## non_restoring_divider
module non_restoring_divider #(
    parameter DATA_WIDTH = 32
) (
    input  logic                    clk_i,
    input  logic                    clk_en_i,
    input  logic                    rst_n_i,
    input  logic [DATA_WIDTH - 1:0] dividend_i,
    input  logic [DATA_WIDTH - 1:0] divisor_i,
    input  logic                    data_valid_i,
    output logic [DATA_WIDTH - 1:0] quotient_o,
    output logic [DATA_WIDTH - 1:0] remainder_o,
    output logic                    divide_by_zero_o,
    output logic                    data_valid_o,
    output logic                    idle_o
);
export LEC_CHECK = 0
export ABC_AREA = 1
export CAP_MARGIN = 25
export CELL_PAD_IN_SITES_DETAIL_PLACEMENT = 0
export CELL_PAD_IN_SITES_GLOBAL_PLACEMENT = 0
export CORE_MARGIN = 2
export CORE_UTILIZATION = 72
export GPL_TIMING_DRIVEN = 1
export SLEW_MARGIN = 25
export TNS_END_PERCENT = 10
create_clock -name core_clock -period 4.42 [get_ports {clk_i}]
run.sh (not shown) runs the stock make flow with config.mk's settings and CLKGATE_MAP_FILE=.
The first run produced a clean layout.
Rerun with:
- ABC_AREA: 1 -> not set
- CAP_MARGIN: 25 -> 20
- CELL_PAD_IN_SITES_DETAIL_PLACEMENT: 0 -> not set
- CELL_PAD_IN_SITES_GLOBAL_PLACEMENT: 0 -> not set
- CORE_UTILIZATION: 72 -> 58
- GPL_TIMING_DRIVEN: 1 -> not set
- SLEW_MARGIN: 25 -> 20
- TNS_END_PERCENT: 10 -> not set
- clock period: 4.42 -> 5.24 ns (I/O delays scaled with it)
After rerunning: Via count is lower by about 33%. Total power is lower by 21%. Cell area falls by 16%. Register-to-register slack loses 0.14 ns. Synthesized area fell by about 19%.
Rerun with:
- CORE_UTILIZATION: 58 -> 68
- CTS_CLUSTER_SIZE: not set -> 36
- HOLD_SLACK_MARGIN: not set -> -0.04
- clock period: 5.24 -> 4.19 ns (I/O delays scaled with it)
After rerunning:
- This time the run finished but failed the layout checks on negative setup slack
- utilization increases by 19 points
- cell count increases by 4.8%
- sequential power increases by about 26%
- die area decreases by about 14%
- synthesized area is unchanged
- final area increases by 8.9%
- global-route usage increases by 10 points
- worst setup slack is worse by 0.41 ns
- first-iteration DRC count increases by about 100%
Rerun with:
- CELL_PAD_IN_SITES_DETAIL_PLACEMENT: not set -> 2
- CORE_UTILIZATION: 68 -> 64
- CTS_CLUSTER_SIZE: 36 -> not set
- HOLD_SLACK_MARGIN: -0.04 -> not set
- clock period: 4.19 -> 6.0 ns (I/O delays scaled with it)
Effect:
- The changed run ended with an error in detailed placement (3_5_place_dp), error DPL-0033
- synthesized cell count is unchanged
- synthesized area does not change
- die area rises by 6.0%
Rerun with:
- CELL_PAD_IN_SITES_DETAIL_PLACEMENT: 2 -> not set
- CORE_ASPECT_RATIO: not set -> 0.5
- CORE_UTILIZATION: 64 -> 40
- CTS_CLUSTER_DIAMETER: not set -> 275
- CTS_CLUSTER_SIZE: not set -> 97
- TNS_END_PERCENT: not set -> 15
What happened:
- This time the run completed without violations
- synthesized cell count is unchanged
- die size went up by well over a third
- area after synthesis does not change

========
non_restoring_divider again, from the RTL that the note above started with.
Design non_restoring_divider, start of the top module:
module non_restoring_divider #(
    parameter DATA_WIDTH = 32
) (
    input  logic                    clk_i,
    input  logic                    clk_en_i,
    input  logic                    rst_n_i,
    input  logic [DATA_WIDTH - 1:0] dividend_i,
    input  logic [DATA_WIDTH - 1:0] divisor_i,
    input  logic                    data_valid_i,
    output logic [DATA_WIDTH - 1:0] quotient_o,
    output logic [DATA_WIDTH - 1:0] remainder_o,
    output logic                    divide_by_zero_o,
    output logic                    data_valid_o,
    output logic                    idle_o
);
    localparam COUNTER_WIDTH = $clog2(DATA_WIDTH);
    typedef enum logic [1:0] {IDLE, DIVIDE, RESTORE} fsm_state_t;
    typedef struct packed {
        logic                    rem_sign;
        logic [DATA_WIDTH - 1:0] remainder;
        logic [DATA_WIDTH - 1:0] quotient;
    } result_t;
    fsm_state_t state_CRT, state_NXT;
        always_ff @(posedge clk_i) begin : state_register
            if (!rst_n_i) begin
                state_CRT <= IDLE;
            end else if (clk_en_i) begin
                state_CRT <= state_NXT;
            end
        end : state_register
    result_t partial_CRT, partial_NXT;
    logic [DATA_WIDTH - 1:0] divisor_CRT, divisor_NXT;
        always_ff @(posedge clk_i) begin : datapath_register
            if (clk_en_i) begin
                partial_CRT <= partial_NXT;
                divisor_CRT <= divisor_NXT;
            end
        end : datapath_register
    logic [COUNTER_WIDTH - 1:0] iter_count_CRT, iter_count_NXT;
        always_ff @(posedge clk_i) begin : counter 
            if (clk_en_i) begin
                iter_count_CRT <= iter_count_NXT;
  ...
clock: 4.5 ns
lec_check: 0
abc_area: 1
cap_margin: 20
core_margin: 2
core_utilization: 72
cts_cluster_diameter: 280
cts_cluster_size: 97
slew_margin: 20
tns_end_percent: 10
The baseline produced a clean layout.
Then changed:
--- a/flow/config.mk
+++ b/flow/config.mk
@@ -12 +12 @@
-export CTS_CLUSTER_DIAMETER = 280
+export CTS_CLUSTER_DIAMETER = 386
@@ -13,0 +14,2 @@
+export PLACE_DENSITY = 0.42
+export SETUP_SLACK_MARGIN = 1.3
==> flow/constraint.sdc (replaced) <==
create_clock -name core_clock -period 4.58 [get_ports {clk_i}]
set_input_delay 0.9160 -clock core_clock [delete_from_list [all_inputs] [get_ports {clk_i}]]
set_output_delay 0.9160 -clock core_clock [all_outputs]
set_load 0.01 [all_outputs]
Now the flow ended with an error in global routing (5_1_grt). Synthesized area does not change. Synthesized cell count stays the same. Die size does not change.

========
Starting RTL as in the previous note.
make LEC_CHECK=0 CAP_MARGIN=20 CORE_ASPECT_RATIO=0.5 CORE_MARGIN=2 CORE_UTILIZATION=40 CTS_CLUSTER_DIAMETER=275 CTS_CLUSTER_SIZE=97 HOLD_SLACK_MARGIN=-0.09 SETUP_SLACK_MARGIN=-0.3 SLEW_MARGIN=20 TNS_END_PERCENT=85 finish   # period 6.0 ns
The baseline completed without violations.
Then changed:
- CORE_ASPECT_RATIO: 0.5 -> unset
- CORE_UTILIZATION: 40 -> 58
- CTS_CLUSTER_DIAMETER: 275 -> unset
- CTS_CLUSTER_SIZE: 97 -> unset
- HOLD_SLACK_MARGIN: -0.09 -> unset
- SETUP_SLACK_MARGIN: -0.3 -> unset
- TNS_END_PERCENT: 85 -> unset
- clock period: 6.0 -> 3.82 ns (I/O delays scaled with it)
Result: The new run finished but failed the layout checks on setup timing. Synthesized cell count stays the same. Final area goes up by 26%. Routed wire length goes up by 42%. Power goes up by 100%. Area after synthesis is unchanged.
Then changed:
- CORE_UTILIZATION: 58 -> 68
- CTS_CLUSTER_SIZE: unset -> 35
- clock period: 3.82 -> 4.48 ns (I/O delays scaled with it)
The changed run completed with no timing, DRC or antenna violations. Design area decreases by 18%. Total power decreases by 30%. First-iteration DRC count fell by 39%. Count of clock-buffer cells in the layout is higher by 2. Utilization shrinks by 4.6 points. Routed wire length came out lower by 27%. Sequential power goes down by 15%.
Then changed:
- CORE_UTILIZATION: 68 -> 52
- CTS_CLUSTER_SIZE: 35 -> unset
- clock period: 4.48 -> 4.58 ns (I/O delays scaled with it)
Outcome: Sequential share of layout area increases by 0.19 points. Combinational power goes down by a little under a tenth. Critical path depth does not change. Via count falls by a few percent. Power goes down by a few percent. Final cell count grows by a few percent. Hold slack gets worse by 0.028 ns. Wire length came out lower by a few percent. Sequential power stays flat.
Then changed:
- CORE_UTILIZATION: 52 -> 58
- clock period: 4.58 -> 3.69 ns (I/O delays scaled with it)
This time the run produced a layout that fails on setup timing.
Worst setup slack loses 0.98 ns.
Power climbs by about 60%.
Design area climbs by 26%.
Sequential power climbs by about 23%.
Clock skew climbs by 0.0050 ns.
Sequential share of layout area drops by 6.1 points.
Core utilization climbs by 27 points.
Global-route usage climbs by 12 points.
Hold slack gains 0.073 ns.
Area after synthesis stays the same.
Count of clock-buffer cells in the layout drops by 1.

========
== the reference run ==
Starting RTL as in the previous note.
// non_restoring_divider
module non_restoring_divider #(
    parameter DATA_WIDTH = 32
) (
    input  logic                    clk_i,
    input  logic                    clk_en_i,
    input  logic                    rst_n_i,
    input  logic [DATA_WIDTH - 1:0] dividend_i,
    input  logic [DATA_WIDTH - 1:0] divisor_i,
    input  logic                    data_valid_i,
    output logic [DATA_WIDTH - 1:0] quotient_o,
    output logic [DATA_WIDTH - 1:0] remainder_o,
    output logic                    divide_by_zero_o,
    output logic                    data_valid_o,
    output logic                    idle_o
);
Settings: LEC_CHECK=0, CAP_MARGIN=25, CELL_PAD_IN_SITES_DETAIL_PLACEMENT=0, CELL_PAD_IN_SITES_GLOBAL_PLACEMENT=0, CORE_MARGIN=2, CORE_UTILIZATION=36, CTS_CLUSTER_DIAMETER=356, CTS_CLUSTER_SIZE=98, GPL_ROUTABILITY_DRIVEN=0, GPL_TIMING_DRIVEN=0, PLACE_DENSITY_LB_ADDON=0.28, SLEW_MARGIN=20, TNS_END_PERCENT=10; clock period 6.55 ns.
Edits applied to the flow inputs when going from the reference run to the trial run:
Settings: CTS_CLUSTER_SIZE now 70, was 98; CTS_CLUSTER_DIAMETER no longer set, was 356; CORE_UTILIZATION now 66, was 36; PLACE_DENSITY_LB_ADDON no longer set, was 0.28; GPL_TIMING_DRIVEN now 1, was 0; HOLD_SLACK_MARGIN now -0.1, previously not set; TNS_END_PERCENT now 75, was 10; GPL_ROUTABILITY_DRIVEN no longer set, was 0; the clock period (ns, I/O delays scaled along) now 3.88, was 6.55.
### Flow results
- Taking the reference run as the reference, in the trial run die height -about 25%; area of the core region -about 46%.
- As far as number of cells produced by synthesis is concerned, the reference run and the trial run perform about the same.
- When the final numbers for the reference run and the trial run were put side by side, the initial cell density of the core turned out to be smaller in the reference run.
- Comparing the reference run and the trial run, the higher number of instances resized during post-cts repair was measured on the trial run.
- Re sequential-to-total area share from yosys stat: no difference whatsoever between the reference run and the trial run.
- Of the reference run and the trial run, only the trial run never reached the final stage.
- The trial run got as far as 5_1_grt, where a tool error ended the run.
- Delta (the trial run minus the reference run): number of ports placed on the die boundary stayed essentially flat, area after synthesis stayed essentially flat.
Power is estimated from default activity; no workload was simulated.
